==> 09-10: inputs <==
==> flow/design.v (excerpt) <==
module alu(
    output[16 - 1:0] data_out,
	 output 							  valid_out,
	 output 							  cmd_out,
	 input [16 - 1:0] data_in,
	 input 							  valid_in,
	 input 							  cmd_in,
	 output 									 amm_read,
	 output[8 - 1:0] amm_address,
	 input [8 - 1:0] amm_readdata,
	 input 									 amm_waitrequest,
	 input[1:0] 							 amm_response,
	 input clk,
	 input rst_n
    );
clock: 3.9 ns
lec_check: 0
abc_area: 1
cap_margin: 20
core_margin: 2
core_utilization: 72
cts_cluster_size: 99
place_density: 0.38
setup_slack_margin: 0.34
slew_margin: 20
tns_end_percent: 5
run.sh (not shown) runs the stock make flow with config.mk's settings and CLKGATE_MAP_FILE=.
==> inputs of 11-08, as changes to 09-10 <==
==> flow/config.mk (replaced) <==
export PLATFORM = sky130hd
export DESIGN_NAME = alu
export DESIGN_NICKNAME = alu
export VERILOG_FILES = /design/flow/design.v
export SDC_FILE = /design/flow/constraint.sdc
export NUM_CORES = 4
export LEC_CHECK = 0
export CAP_MARGIN = 20
export CORE_MARGIN = 2
export CORE_UTILIZATION = 22
export PLACE_DENSITY = 0.6
export SLEW_MARGIN = 20
==> flow/constraint.sdc (replaced) <==
create_clock -name core_clock -period 7.02 [get_ports {clk}]
set_input_delay 1.4040 -clock core_clock [delete_from_list [all_inputs] [get_ports {clk}]]
set_output_delay 1.4040 -clock core_clock [all_outputs]
set_load 0.01 [all_outputs]
==> qor summary <==
|  | 11-08 | 09-10 |
|---|---|---|
| Wirelength per Cell | 20.1 µm | 25.6 µm |
| Count of inverters other than clock inverters in the layout | 51 | 151 |
| Maximum number of pins on one net before global-route repair | 74 | 70 |
| Power consumed by the clock network | 3.15 mW | 5.25 mW |
| Worst reg2reg endpoint | result[6] | result[1] |
| Power density over the cells | 248 nW/µm² | 436 nW/µm² |
| Slew @ Worst Pin | 1110 ps | 1020 ps |
| Highest cell delay on the worst timing path | 840 ps | 450 ps |
| Final count of negative-setup-slack endpoints | 0 | 1 |
| Last element of the critical path | amm_read | amm_address[2] |
| Met3 wire length | 4.59 mm | 10.9 mm |
| Total standard cell area after synthesis | 26700 µm² | 27200 µm² |
| Vertical extent of the die | 352 µm | 198 µm |
| Mapped Avg Cell Area | 15.4 µm² | 10.4 µm² |
| Total number of placement rows | 127 | 71 |
| Comb area share | 0.279 | 0.280 |
| Seq. pwr | 3.90 mW | 6.93 mW |
| Outcome | no timing/DRC/antenna violations | finished with violations |
| Reasons for failing layout checks | - | negative setup slack |
| Fraction of synthesized cell area taken by the top area cell type | 0.642 | 0.630 |
| Diodes inserted | 0 | 1 |
| Normalized max-slew margin | 0.258 | 0.316 |


==> inputs of run a <==
==> flow/design.v <==
module alu(
    output[16 - 1:0] data_out,
	 output 							  valid_out,
	 output 							  cmd_out,
	 input [16 - 1:0] data_in,
	 input 							  valid_in,
	 input 							  cmd_in,
	 output 									 amm_read,
	 output[8 - 1:0] amm_address,
	 input [8 - 1:0] amm_readdata,
	 input 									 amm_waitrequest,
	 input[1:0] 							 amm_response,
	 input clk,
	 input rst_n
    );
	reg[2:0] state;
	reg[5:0] nof_operands; 				 
	reg[3:0] opcode; 						 
	reg[7:0] operand[0:63];				 
	reg error;								 
	reg[11:0] result;						 
	reg[5:0] last_index;					 
	reg[5:0] current_index;				 
	reg[5:0] nof;							 
	reg      first_indirect;			 
	reg[7:0] shiftop1, shiftop2;
	wire[1:0] mod = data_in[9:8];		 
	wire[7:0] operand_dir = data_in[7:0];
	wire[7:0] cur_address = operand[current_index];
	wire      bad_address = (cur_address > 'h0F && cur_address < 'h30) || (cur_address > 'h7F && cur_address < 'hA0);
	wire      payload_beat = valid_in && !cmd_in;
	always @(posedge clk) begin
		if(!rst_n) begin
			state <= 3'd0;
		end
		else begin
		case(state)
			3'd0: begin
						if(cmd_in == 1 && valid_in == 1) begin
							opcode <= data_in[11:8];
							nof_operands <= data_in[5:0];
							nof <= data_in[5:0];
							last_index <= 0;
							current_index <= 0;
							first_indirect <= 0;
							shiftop1 <= 0;
							shiftop2 <= 0;
							error <= 0;
							result <= (data_in[11:8] == 1) ? 12'hFFF : 12'h000;
							state <= 3'd1;
							if(data_in[5:0] == 0) begin
								error <= 1;
								state <= 3'd2;
							end
							if(data_in[5:0] != 1 && (data_in[11:8] == 4 || data_in[11:8] == 5 || data_in[11:8] == 6 || data_in[11:8] == 7)) begin
								error <= 1;
								state <= 3'd2;
							end
							if(data_in[5:0] != 2 && (data_in[11:8] == 8 || data_in[11:8] == 9))
								error <= 1;
						end
			end
			3'd1: begin
						if(payload_beat) begin
							if(mod == 2'b00) begin
								case(opcode)
									0: result <= result + operand_dir;
									1: result <= result & operand_dir;
									2:  result <= result | operand_dir;
									3: result <= result ^ operand_dir;
									4: result <= ~{4'b0, operand_dir};
									5: result <= operand_dir + 12'd1;
									6: result <= operand_dir - 12'd1;
									7: result <= ~{4'b0, operand_dir} + 12'd1;
									8, 9: begin
										if(nof == nof_operands) shiftop1 <= operand_dir;
										else shiftop2 <= operand_dir;
									end
									default: ;
								endcase
							end
							if(mod == 2'b01) begin
								operand[last_index] <= operand_dir;
								last_index <= last_index + 1;
								if(nof == nof_operands) first_indirect <= 1;
							end
							nof <= nof - 1;
							if(nof == 1) begin
								if(error || (last_index == 0 && mod != 2'b01))
									state <= 3'd2;
								else
									state <= 3'd4;
							end
						end
			end
			3'd4: begin
				if(bad_address) begin
					error <= 1;
					state <= 3'd2;
				end
				else if(amm_waitrequest == 0) begin
					if(amm_response != 2'b00) begin
						error <= 1;
						state <= 3'd2;
					end
					else begin
						current_index <= current_index + 1;
						case(opcode)
							0: result <= result + amm_readdata;
							1: result <= result & amm_readdata;
							2:  result <= result | amm_readdata;
							3: result <= result ^ amm_readdata;
							4: result <= ~{4'b0, amm_readdata};
							5: result <= amm_readdata + 12'd1;
							6: result <= amm_readdata - 12'd1;
							7: result <= ~{4'b0, amm_readdata} + 12'd1;
							8, 9: begin
								if(first_indirect && current_index == 0) shiftop1 <= amm_readdata;
								else shiftop2 <= amm_readdata;
							end
							default: ;
						endcase
						if(current_index + 1 == last_index)
							state <= 3'd2;
					end
				end
			end
			3'd2: state <= 3'd3;
			default: state <= 3'd0;
		endcase
		end
	end
	reg[16 - 1:0]  		reg_data_out;
	reg 							  		reg_valid_out;
	reg 							  		reg_cmd_out;
	reg[11:0]                     final_result;
	always @(*) begin
		final_result = result;
		if(opcode == 4 || opcode == 7)
			final_result = {4'b0, result[7:0]};
		if(opcode == 8)
			final_result = {4'b0, shiftop1} >> shiftop2;
		if(opcode == 9)
			final_result = {4'b0, shiftop1 << shiftop2};
		if(error == 1)
			final_result = 12'hBAD;
		reg_data_out = 0;
		reg_valid_out = 0;
		reg_cmd_out = 0;
		if(state == 3'd2) begin
			reg_data_out[4] = error;
			reg_data_out[3:0] = opcode;
			reg_valid_out = 1;
			reg_cmd_out = 1;
		end
		if(state == 3'd3) begin
			reg_data_out[11:0] = final_result;
			reg_valid_out = 1;
		end
	end
	assign data_out = reg_data_out;
	assign valid_out = reg_valid_out;
	assign cmd_out = reg_cmd_out;
	assign amm_address = cur_address;
	assign amm_read = (state == 3'd4) && !bad_address;
endmodule
==> flow/run.sh <==
#!/bin/bash
# the make line also repeats each setting of config.mk as NAME=value (left out here)
make -C /OpenROAD-flow-scripts/flow DESIGN_CONFIG=/design/flow/config.mk WORK_HOME=/design/flow/orfs CLKGATE_MAP_FILE= finish
==> flow/config.mk <==
export PLATFORM = sky130hd
export DESIGN_NAME = alu
export DESIGN_NICKNAME = alu
export VERILOG_FILES = /design/flow/design.v
export SDC_FILE = /design/flow/constraint.sdc
export NUM_CORES = 4
export LEC_CHECK = 0
export ABC_AREA = 0
export CAP_MARGIN = 25
export CELL_PAD_IN_SITES_DETAIL_PLACEMENT = 1
export CORE_MARGIN = 8
export CORE_UTILIZATION = 40
export CTS_CLUSTER_DIAMETER = 268
export HOLD_SLACK_MARGIN = 0.27
export MIN_ROUTING_LAYER = met2
export PLACE_DENSITY = 0.6
export SLEW_MARGIN = 20
==> flow/constraint.sdc <==
create_clock -name core_clock -period 5.68 [get_ports {clk}]
set_input_delay 1.1360 -clock core_clock [delete_from_list [all_inputs] [get_ports {clk}]]
set_output_delay 1.1360 -clock core_clock [all_outputs]
set_load 0.01 [all_outputs]
==> inputs of run b, as changes to run a <==
- ABC_AREA: 0 -> 1
- CAP_MARGIN: 25 -> 20
- CELL_PAD_IN_SITES_DETAIL_PLACEMENT: 1 -> default
- CORE_MARGIN: 8 -> 2
- CORE_UTILIZATION: 40 -> 71
- CTS_CLUSTER_DIAMETER: 268 -> 371
- CTS_CLUSTER_SIZE: default -> 10
- HOLD_SLACK_MARGIN: 0.27 -> default
- MIN_ROUTING_LAYER: met2 -> default
- SETUP_SLACK_MARGIN: default -> 0.72
==> flow/constraint.sdc (replaced) <==
create_clock -name core_clock -period 3.95 [get_ports {clk}]
set_input_delay 0.7900 -clock core_clock [delete_from_list [all_inputs] [get_ports {clk}]]
set_output_delay 0.7900 -clock core_clock [all_outputs]
set_load 0.01 [all_outputs]
==> inputs of run c, as changes to run a <==
- ABC_AREA: 0 -> default
- CAP_MARGIN: 25 -> 20
- CELL_PAD_IN_SITES_DETAIL_PLACEMENT: 1 -> default
- CORE_MARGIN: 8 -> 2
- CORE_UTILIZATION: 40 -> 72
- CTS_CLUSTER_DIAMETER: 268 -> 100
- HOLD_SLACK_MARGIN: 0.27 -> default
- MIN_ROUTING_LAYER: met2 -> default
- PLACE_DENSITY: 0.6 -> default
- PLACE_DENSITY_LB_ADDON: default -> 0.07
==> flow/constraint.sdc (replaced) <==
create_clock -name core_clock -period 3.91 [get_ports {clk}]
set_input_delay 0.7820 -clock core_clock [delete_from_list [all_inputs] [get_ports {clk}]]
set_output_delay 0.7820 -clock core_clock [all_outputs]
set_load 0.01 [all_outputs]
==> changes_impl.md <==
## Implementation

- Critical Path RT: 3.16 ns
- Number of global-route vias before repair: 21800
- Worst R2R Path Depth: 21
- Period utilization: 1.08
- Row count: 71
- Total tool warning count: 57
- Initial drt markers: 4847
- Fail Reasons: setup timing
- Slowest stage delay, CP: 0.71 ns
- Outcome: failed layout checks
- Syn avg cell area: 10.4 sq um
- P_comb: 1.81 mW
- Fin worst setup slack: -0.334 ns
- Final number of setup-violating endpoints: 5
the above is filed under run b

==> changes_impl.md <==
## Implementation

- Outcome: failed layout checks
- Fail Reasons: setup timing
- Fin worst setup slack: -0.468 ns
- Period utilization: 1.12
- Syn avg cell area: 15.4 sq um
- Critical Path RT: 3.13 ns
- Final number of setup-violating endpoints: 25
- Row count: 70
- Slowest stage delay, CP: 0.70 ns
- Total tool warning count: 55
- Number of global-route vias before repair: 18100
the above is filed under run c

==> changes_impl.md <==
## Implementation

- Final number of setup-violating endpoints: 0
- Worst R2R Path Depth: 11
- Slowest stage delay, CP: 0.61 ns
- Syn avg cell area: 15.4 sq um
- Outcome: no timing/DRC/antenna violations
- Number of global-route vias before repair: 24800
- P_comb: 0.844 mW
- Initial drt markers: 4400
- Critical Path RT: 4.54 ns
the above is filed under run a



==> run D <==
Starts from the design.v that is shown in full above.
clock: 3.91 ns
lec_check: 0
cap_margin: 35
core_margin: 2
core_utilization: 72
cts_cluster_diameter: 100
cts_cluster_size: 15
place_density_lb_addon: 0.29
slew_margin: 40
==> run Y: changes against run D <==
Settings changed: ABC_AREA set to 1, CAP_MARGIN 35 to 20, CTS_CLUSTER_DIAMETER 100 to not set, CTS_CLUSTER_SIZE 15 to not set, PLACE_DENSITY set to 0.6, PLACE_DENSITY_LB_ADDON 0.29 to not set, SETUP_SLACK_MARGIN set to 0.34, SLEW_MARGIN 40 to 20.
==> flow/constraint.sdc (replaced) <==
create_clock -name core_clock -period 3.9 [get_ports {clk}]
set_input_delay 0.7800 -clock core_clock [delete_from_list [all_inputs] [get_ports {clk}]]
set_output_delay 0.7800 -clock core_clock [all_outputs]
set_load 0.01 [all_outputs]
==> run X: changes against run D <==
Settings changed: CAP_MARGIN 35 to 20, CORE_UTILIZATION 72 to 40, CTS_CLUSTER_DIAMETER 100 to not set, CTS_CLUSTER_SIZE 15 to not set, PLACE_DENSITY set to 0.6, PLACE_DENSITY_LB_ADDON 0.29 to not set, SLEW_MARGIN 40 to 20.
==> flow/constraint.sdc (replaced) <==
create_clock -name core_clock -period 10.0 [get_ports {clk}]
set_input_delay 2.0000 -clock core_clock [delete_from_list [all_inputs] [get_ports {clk}]]
set_output_delay 2.0000 -clock core_clock [all_outputs]
set_load 0.01 [all_outputs]
==> notes <==
- Run D ran to the end with violations: setup timing. Run X finished clean. Run Y completed, yet does not pass: setup timing.
- Sequential cell count is the same in run Y and run D.
- Hold slack: run X > run D > run Y.
- The highest design area belongs to run Y, the lowest to run X.
- Power: run D is larger than run X (140%).
- Of run X and run D, run D has the higher non-clock buffer count (gap 169).
- Die area, lowest first: run D, run Y, run X.
- Combinational power, lowest first: run X, run D, run Y.
- Between run Y and run D, the lower first-iteration DRC count is in run D (gap about 60%, measured against run D).
- The lowest sequential share of layout area belongs to run Y, the highest to run X.


==> v33 <==
// alu: RTL as listed in full above, without the edits since
Settings: LEC_CHECK=0, CAP_MARGIN=20, CORE_MARGIN=2, CORE_UTILIZATION=40, PLACE_DENSITY=0.6, SLEW_MARGIN=20; clock period 7.02 ns.
==> v23 (differences from v33) <==
--- a/flow/config.mk
+++ b/flow/config.mk
@@ -7,6 +7,7 @@
 export LEC_CHECK = 0
 export CAP_MARGIN = 20
+export CORE_ASPECT_RATIO = 0.91
 export CORE_MARGIN = 2
-export CORE_UTILIZATION = 40
+export CORE_UTILIZATION = 72
 export PLACE_DENSITY = 0.6
 export SLEW_MARGIN = 20
==> flow/constraint.sdc (replaced) <==
create_clock -name core_clock -period 7.64 [get_ports {clk}]
set_input_delay 1.5280 -clock core_clock [delete_from_list [all_inputs] [get_ports {clk}]]
set_output_delay 1.5280 -clock core_clock [all_outputs]
set_load 0.01 [all_outputs]
==> v22 (differences from v33) <==
==> flow/config.mk (replaced) <==
export PLATFORM = sky130hd
export DESIGN_NAME = alu
export DESIGN_NICKNAME = alu
export VERILOG_FILES = /design/flow/design.v
export SDC_FILE = /design/flow/constraint.sdc
export NUM_CORES = 4
export LEC_CHECK = 0
export CAP_MARGIN = 40
export CELL_PAD_IN_SITES_DETAIL_PLACEMENT = 1
export CORE_ASPECT_RATIO = 1.57
export CORE_MARGIN = 2
export CORE_UTILIZATION = 52
export HOLD_SLACK_MARGIN = 0.03
export SETUP_SLACK_MARGIN = 0.34
export SLEW_MARGIN = 25
==> flow/constraint.sdc (replaced) <==
create_clock -name core_clock -period 10.0 [get_ports {clk}]
set_input_delay 2.0000 -clock core_clock [delete_from_list [all_inputs] [get_ports {clk}]]
set_output_delay 2.0000 -clock core_clock [all_outputs]
set_load 0.01 [all_outputs]
==> v31 (differences from v33) <==
--- a/flow/config.mk
+++ b/flow/config.mk
@@ -8,5 +8,7 @@
 export CAP_MARGIN = 20
 export CORE_MARGIN = 2
-export CORE_UTILIZATION = 40
-export PLACE_DENSITY = 0.6
+export CORE_UTILIZATION = 72
+export CTS_CLUSTER_SIZE = 52
+export PLACE_DENSITY_LB_ADDON = 0.0
+export SETUP_SLACK_MARGIN = 1.01
 export SLEW_MARGIN = 20
==> flow/constraint.sdc (replaced) <==
create_clock -name core_clock -period 3.9 [get_ports {clk}]
set_input_delay 0.7800 -clock core_clock [delete_from_list [all_inputs] [get_ports {clk}]]
set_output_delay 0.7800 -clock core_clock [all_outputs]
set_load 0.01 [all_outputs]
==> reports/qor.csv <==
metric,value,unit
fraction of area in multi-input gates,28.9,%
Worst Max-Slew Pin Slew,1100,ps
worst hold path class,reg -> reg,
Hold Path Depth,2,
die width,262,µm
vias in the first global route,15800,
Critical Path RT,5620,ps
Min-Delay Endpoint,state[3],
combinational power share,8.1,%
Final Non-Filler Cells,2690,
TritonCTS Buffers,58,
RD Place Congestion,0.916,
outcome,"complete, no violations",
Tcrit/Tclk final,89.1,%
DRT met1 WL,29.9,mm
Source of the figures above: v33

==> reports/qor.csv <==
metric,value,unit
DRT met1 WL,27.3,mm
outcome,failed layout checks,
combinational power share,11.5,%
Final Non-Filler Cells,2495,
Critical Path RT,3120,ps
Worst Max-Slew Pin Slew,804,ps
die width,196,µm
worst hold path class,in -> reg,
Setup WS post-layout,-487,ps
vias in the first global route,18800,
Hold Path Depth,1,
Fail Reasons,setup timing,
Tcrit/Tclk final,112,%
fraction of area in multi-input gates,29.1,%
RD Place Congestion,0.975,
Setup Viol. Count Final,43,
Starting Density,73.0,%
Source of the figures above: v31

==> reports/qor.csv <==
metric,value,unit
worst hold path class,reg -> reg,
Critical Path RT,8000,ps
vias in the first global route,17000,
fraction of area in multi-input gates,28.9,%
DRT met1 WL,26.7,mm
Worst Max-Slew Pin Slew,848,ps
outcome,"complete, no violations",
Tcrit/Tclk final,67.6,%
TritonCTS Buffers,52,
Source of the figures above: v22

==> reports/qor.csv <==
metric,value,unit
outcome,"complete, no violations",
DRT met1 WL,25.8,mm
RD Place Congestion,0.923,
combinational power share,8.5,%
Tcrit/Tclk final,88.0,%
TritonCTS Buffers,54,
fraction of area in multi-input gates,29.6,%
die width,206,µm
Worst Max-Slew Pin Slew,1130,ps
Critical Path RT,6110,ps
vias in the first global route,16400,
Hold Path Depth,2,
Final Non-Filler Cells,2284,
Source of the figures above: v23

No activity file was given, so power comes from the tool's default toggle rates.
